==> flow/design.v (excerpt) <==
module fixed_point_alu (
    input clk,
    input rst,
    input [1:0] op,           
    input signed [15:0] a,    
    input signed [15:0] b,    
    output reg signed [23:0] out,   
    output reg overflow       
);
For scale: roughly 4000 cells after synthesis, about 25 flip-flops, about 61 I/O pins, about 30000 um2 of cells after synthesis.
make LEC_CHECK=0 CAP_MARGIN=20 CORE_ASPECT_RATIO=0.5 CORE_MARGIN=9 CORE_UTILIZATION=32 CTS_CLUSTER_DIAMETER=241 CTS_CLUSTER_SIZE=89 HOLD_SLACK_MARGIN=0.23 MAX_ROUTING_LAYER=met5 PLACE_DENSITY=0.63 SETUP_SLACK_MARGIN=-1.81 SLEW_MARGIN=20 TNS_END_PERCENT=5 finish   # period 57.9 ns
run.sh (not shown) runs the stock make flow with config.mk's settings and CLKGATE_MAP_FILE=.
The first run reached the layout checks and failed them: setup timing.
Edit:
CORE_ASPECT_RATIO = not set   (was 0.5)
CORE_MARGIN = 2   (was 9)
CORE_UTILIZATION = 40   (was 32)
CTS_CLUSTER_DIAMETER = not set   (was 241)
CTS_CLUSTER_SIZE = not set   (was 89)
HOLD_SLACK_MARGIN = not set   (was 0.23)
MAX_ROUTING_LAYER = not set   (was met5)
PLACE_DENSITY = not set   (was 0.63)
SETUP_SLACK_MARGIN = not set   (was -1.81)
TNS_END_PERCENT = not set   (was 5)
clock period = 60.0 ns   (was 57.9 ns; I/O delays follow)
=> The new run finished with timing, DRC and antenna clean; wire length fell by about 4%; via count goes down by 5.9%; cell count decreases by about 11%; hold slack gets better by 380 ps; non-clock buffer count goes down by 350; utilization is higher by 6.7 points; first-iteration DRC count went down by 7.3%.
Edit:
CORE_ASPECT_RATIO = 0.5   (was not set)
CORE_UTILIZATION = 25   (was 40)
CTS_CLUSTER_DIAMETER = 332   (was not set)
CTS_CLUSTER_SIZE = 99   (was not set)
SETUP_SLACK_MARGIN = -1.2   (was not set)
TNS_END_PERCENT = 5   (was not set)
After rerunning:
- maximum frequency shrinks by 0.99%
- die size grows by 59%
- worst setup slack degrades by 580 ps
- non-clock buffer count grows by 35
Edit:
ABC_AREA = 1   (was not set)
CAP_MARGIN = 0   (was 20)
CORE_ASPECT_RATIO = not set   (was 0.5)
CORE_UTILIZATION = 40   (was 25)
CTS_CLUSTER_DIAMETER = not set   (was 332)
CTS_CLUSTER_SIZE = not set   (was 99)
GPL_ROUTABILITY_DRIVEN = 0   (was not set)
GPL_TIMING_DRIVEN = 0   (was not set)
MAX_ROUTING_LAYER = met5   (was not set)
SETUP_SLACK_MARGIN = -2.0   (was -1.2)
TNS_END_PERCENT = 15   (was 5)
Outcome: This time the run completed, yet does not pass: setup timing. Sequential share of layout area hardly moves. Area after synthesis falls by a few percent. Design area fell slightly. Routed wire length went down by about a fifth. Utilization rises by 19 points. Global-route usage rose by 6.7 points. Worst setup slack got worse by 1700 ps.


fixed_point_alu again, from the RTL that the note above started with.
clock: 57.9 ns
lec_check: 0
cap_margin: 20
core_aspect_ratio: 1.26
core_margin: 2
core_utilization: 68
cts_cluster_size: 21
max_routing_layer: met5
place_density: 0.62
setup_slack_margin: 5.0
slew_margin: 20
tns_end_percent: 5
The first run failed in 5_1_grt (GRT-0232).
Edit:
==> flow/config.mk (replaced) <==
export PLATFORM = sky130hd
export DESIGN_NAME = fixed_point_alu
export DESIGN_NICKNAME = fixed_point_alu
export VERILOG_FILES = /design/flow/design.v
export SDC_FILE = /design/flow/constraint.sdc
export NUM_CORES = 4
export LEC_CHECK = 0
export CAP_MARGIN = 20
export CORE_MARGIN = 2
export CORE_UTILIZATION = 40
export SLEW_MARGIN = 20
==> flow/constraint.sdc (replaced) <==
create_clock -name core_clock -period 59.0 [get_ports {clk}]
set_input_delay 11.8000 -clock core_clock [delete_from_list [all_inputs] [get_ports {clk}]]
set_output_delay 11.8000 -clock core_clock [all_outputs]
set_load 0.01 [all_outputs]
Effect: With this change the flow passed the timing, design-rule and antenna checks; area after synthesis is unchanged; die size climbs by 68%; synthesized cell count does not change.
Edit:
--- a/flow/config.mk
+++ b/flow/config.mk
@@ -7,5 +7,8 @@
 export LEC_CHECK = 0
+export ABC_AREA = 1
 export CAP_MARGIN = 20
 export CORE_MARGIN = 2
-export CORE_UTILIZATION = 40
+export CORE_UTILIZATION = 71
+export CTS_CLUSTER_SIZE = 100
+export PLACE_DENSITY = 0.37
 export SLEW_MARGIN = 20
==> flow/constraint.sdc (replaced) <==
create_clock -name core_clock -period 41.7 [get_ports {clk}]
set_input_delay 8.3400 -clock core_clock [delete_from_list [all_inputs] [get_ports {clk}]]
set_output_delay 8.3400 -clock core_clock [all_outputs]
set_load 0.01 [all_outputs]
=> The new run did not get past 4_1_cts on DPL-0038. Synthesized area shrinks by 2.6%. Synthesized cell count came out higher by about 9%. Die size is lower by 45%.
Edit:
--- a/flow/config.mk
+++ b/flow/config.mk
@@ -7,8 +7,5 @@
 export LEC_CHECK = 0
-export ABC_AREA = 1
 export CAP_MARGIN = 20
 export CORE_MARGIN = 2
-export CORE_UTILIZATION = 71
-export CTS_CLUSTER_SIZE = 100
-export PLACE_DENSITY = 0.37
+export CORE_UTILIZATION = 30
 export SLEW_MARGIN = 20
==> flow/constraint.sdc (replaced) <==
create_clock -name core_clock -period 63.1 [get_ports {clk}]
set_input_delay 12.6200 -clock core_clock [delete_from_list [all_inputs] [get_ports {clk}]]
set_output_delay 12.6200 -clock core_clock [all_outputs]
set_load 0.01 [all_outputs]
This time the run completed without violations.
Synthesized area rises by a few percent.
Die size grows by well over a third.
Synthesized cell count shrinks by a little under a tenth.
